==> inputs of exp/lagoon <==
Design axi4_slave, start of the top module:
module axi4_slave #(
    parameter int          NUM_REGS   = 4     ,
    parameter integer      ID_WIDTH   = 4     ,
    parameter integer      ADDR_WIDTH = 32    ,
    parameter integer      DATA_WIDTH = 32    ,
    parameter logic [31:0] BASE_ADDR  = 32'h0
)(
    input  logic                     ACLK,
    input  logic                     ARESETN,
    input  logic [ID_WIDTH-1:0]       S_AXI_AWID     ,
    input  logic [ADDR_WIDTH-1:0]     S_AXI_AWADDR   ,
    input  logic [7:0]                S_AXI_AWLEN    ,
    input  logic [2:0]                S_AXI_AWSIZE   ,
    input  logic [1:0]                S_AXI_AWBURST  ,
    input  logic                      S_AXI_AWVALID  ,
    output logic                      S_AXI_AWREADY  ,
    input  logic [DATA_WIDTH-1:0]     S_AXI_WDATA    ,
    input  logic [(DATA_WIDTH/8)-1:0] S_AXI_WSTRB    ,
    input  logic                      S_AXI_WLAST    ,
  ...
clock: 86.0 ns
lec_check: 0
abc_area: 1
cap_margin: 20
core_margin: 2
core_utilization: 68
cts_cluster_diameter: 378
max_routing_layer: met4
place_density: 0.6
slew_margin: 20
tns_end_percent: 5
run.sh (not shown) runs the stock make flow with config.mk's settings and CLKGATE_MAP_FILE=.
==> exp/onyx: changes against exp/lagoon <==
- CAP_MARGIN: 20 -> 15
- CORE_UTILIZATION: 68 -> 72
- CTS_CLUSTER_DIAMETER: 378 -> default
- CTS_CLUSTER_SIZE: default -> 10
- MAX_ROUTING_LAYER: met4 -> default
==> flow/constraint.sdc (replaced) <==
create_clock -name core_clock -period 71.9 [get_ports {ACLK}]
set_input_delay 14.3800 -clock core_clock [delete_from_list [all_inputs] [get_ports {ACLK}]]
set_output_delay 14.3800 -clock core_clock [all_outputs]
set_load 0.01 [all_outputs]
==> exp/willow: changes against exp/lagoon <==
- ABC_AREA: 1 -> default
- CORE_UTILIZATION: 68 -> 71
- CTS_CLUSTER_DIAMETER: 378 -> default
- CTS_CLUSTER_SIZE: default -> 36
- MAX_ROUTING_LAYER: met4 -> default
- PLACE_DENSITY: 0.6 -> 0.65
- TNS_END_PERCENT: 5 -> default
==> flow/constraint.sdc (replaced) <==
create_clock -name core_clock -period 162.0 [get_ports {ACLK}]
set_input_delay 32.4000 -clock core_clock [delete_from_list [all_inputs] [get_ports {ACLK}]]
set_output_delay 32.4000 -clock core_clock [all_outputs]
set_load 0.01 [all_outputs]
==> exp/indigo: changes against exp/lagoon <==
- ABC_AREA: 1 -> default
- CORE_UTILIZATION: 68 -> 58
- CTS_CLUSTER_DIAMETER: 378 -> default
- PLACE_DENSITY: 0.6 -> default
- TNS_END_PERCENT: 5 -> default
==> flow/constraint.sdc (replaced) <==
create_clock -name core_clock -period 105.0 [get_ports {ACLK}]
set_input_delay 21.0000 -clock core_clock [delete_from_list [all_inputs] [get_ports {ACLK}]]
set_output_delay 21.0000 -clock core_clock [all_outputs]
set_load 0.01 [all_outputs]
==> comparison table <==
metric                                                               exp/lagoon                                                             exp/indigo                   exp/onyx             exp/willow
Outcome                                               aborted with a tool error                                             complete, but fails checks  aborted with a tool error  timing/DRC/antenna clean
Stage where the flow stopped                                            5_1_grt                                                                      -               3_5_place_dp                      -
Layout check failures                                                         -  max-capacitance violations, max-slew violations, negative setup slack                          -                      -
Dominant cell by count in the synthesized netlist                       nand2_1                                                                   ha_1                    nand2_1                   ha_1
Multi-input gates                                                             -                                                                   7033                          -                   7030
Avg Cell Area, Syn                                                    6.368 um2                                                              7.670 um2                  6.368 um2              7.670 um2
Kind of launch point of the worst setup path                                  -                                                              input pin                          -              input pin
Worst Skew                                                                    -                                                             0.01028 ns                          -             0.03836 ns
Post-synth design cell area                                           69640 um2                                                              61410 um2                  69640 um2              61410 um2
Area leader share                                                        0.1462                                                                 0.1616                     0.1462                 0.1616
Post-placement setup slack                                            -6.170 ns                                                              -5.914 ns                          -               18.74 ns
Number of nets in the layout                                                  -                                                                  11249                          -                   9089
Stage delay of the slowest cell on the critical path                          -                                                                0.57 ns                          -                1.00 ns
Number of cells on the critical path                                          -                                                                    520                          -                    457
WP buf/inv                                                                    -                                                                    109                          -                     16
Tool warnings                                                                 -                                                                     43                          -                     40
Startpoint-to-endpoint class of the critical path                             -                                                  input pin to register                          -  input pin to register
Count of maximum capacitance violations                                       -                                                                      1                          -                      0
Post-CTS Setup Repair Bufs                                                  360                                                                    227                          -                      0
Met3 wirelength from detailed routing                                         -                                                               21410 um                          -               17860 um
Area Overhead vs Synth                                                        -                                                                 41.95%                          -                 6.193%
Capture point of the worst path                                               -                                                  rd_wrap_end_latch[11]                          -  wr_wrap_end_latch[11]
Wire length per cell after detailed routing                                   -                                                               20.89 um                          -               20.87 um
Path class of the lowest-slack min-delay path                                 -                                                   register to register                          -   register to register
Max Transition Viols Final                                                    -                                                                      6                          -                      0

========
==> trial 90 <==
axi4_slave again, from the RTL that the note above started with.
make LEC_CHECK=0 CAP_MARGIN=5 CELL_PAD_IN_SITES_DETAIL_PLACEMENT=1 CELL_PAD_IN_SITES_GLOBAL_PLACEMENT=1 CORE_MARGIN=8 CORE_UTILIZATION=22 CTS_CLUSTER_SIZE=38 GPL_TIMING_DRIVEN=1 MAX_ROUTING_LAYER=met5 MIN_ROUTING_LAYER=met1 PLACE_DENSITY_LB_ADDON=0.01 SETUP_SLACK_MARGIN=-2.0 SLEW_MARGIN=15 TNS_END_PERCENT=75 finish   # period 155.0 ns
==> inputs of trial 25, as changes to trial 90 <==
- CAP_MARGIN: 5 -> 20
- CELL_PAD_IN_SITES_DETAIL_PLACEMENT: 1 -> unset
- CELL_PAD_IN_SITES_GLOBAL_PLACEMENT: 1 -> unset
- CORE_MARGIN: 8 -> 2
- CORE_UTILIZATION: 22 -> 72
- CTS_CLUSTER_SIZE: 38 -> unset
- GPL_TIMING_DRIVEN: 1 -> unset
- MAX_ROUTING_LAYER: met5 -> unset
- MIN_ROUTING_LAYER: met1 -> unset
- PLACE_DENSITY: unset -> 0.6
- PLACE_DENSITY_LB_ADDON: 0.01 -> unset
- SETUP_SLACK_MARGIN: -2.0 -> unset
- SLEW_MARGIN: 15 -> 20
- TNS_END_PERCENT: 75 -> unset
==> flow/constraint.sdc (replaced) <==
create_clock -name core_clock -period 114.0 [get_ports {ACLK}]
set_input_delay 22.8000 -clock core_clock [delete_from_list [all_inputs] [get_ports {ACLK}]]
set_output_delay 22.8000 -clock core_clock [all_outputs]
set_load 0.01 [all_outputs]
==> qor summary <==
Outcome: trial 90 timing/DRC/antenna clean; trial 25 complete, but fails checks
Violated checks: trial 90 -; trial 25 negative setup slack
Total instance count after detailed placement: trial 90 11800; trial 25 9454
Cell row count: trial 90 194; trial 25 107
Number of vias after detailed routing: trial 90 60400; trial 25 70300
Depth of the worst register-to-register path: trial 90 476; trial 25 504
Syn-to-layout area delta: trial 90 12.4%; trial 25 19.4%
Total CTS buffers: trial 90 35; trial 25 26
Final core utilization: trial 90 24.8%; trial 25 86.4%
Number of logic stages on the critical path including buffering: trial 90 460; trial 25 482
Final GP Congestion: trial 90 0.787; trial 25 0.988
Total detailed-routing wirelength: trial 90 256000 um; trial 25 223000 um
Met2 track demand over resource in global routing: trial 90 26.9%; trial 25 71.1%
Final tally of setup violations: trial 90 0; trial 25 1
Total Neg Setup Slack: trial 90 0 ns; trial 25 -0.169 ns
Total global-route track usage: trial 90 16.8%; trial 25 44.0%
Number of tap cells inserted: trial 90 3724; trial 25 1144
Late-Pin Clk Latency: trial 90 0.55 ns; trial 25 0.61 ns
Iteration-0 DRC count of the detailed router: trial 90 2599; trial 25 9234
Number of antenna violations at the first check in global routing: trial 90 4; trial 25 17
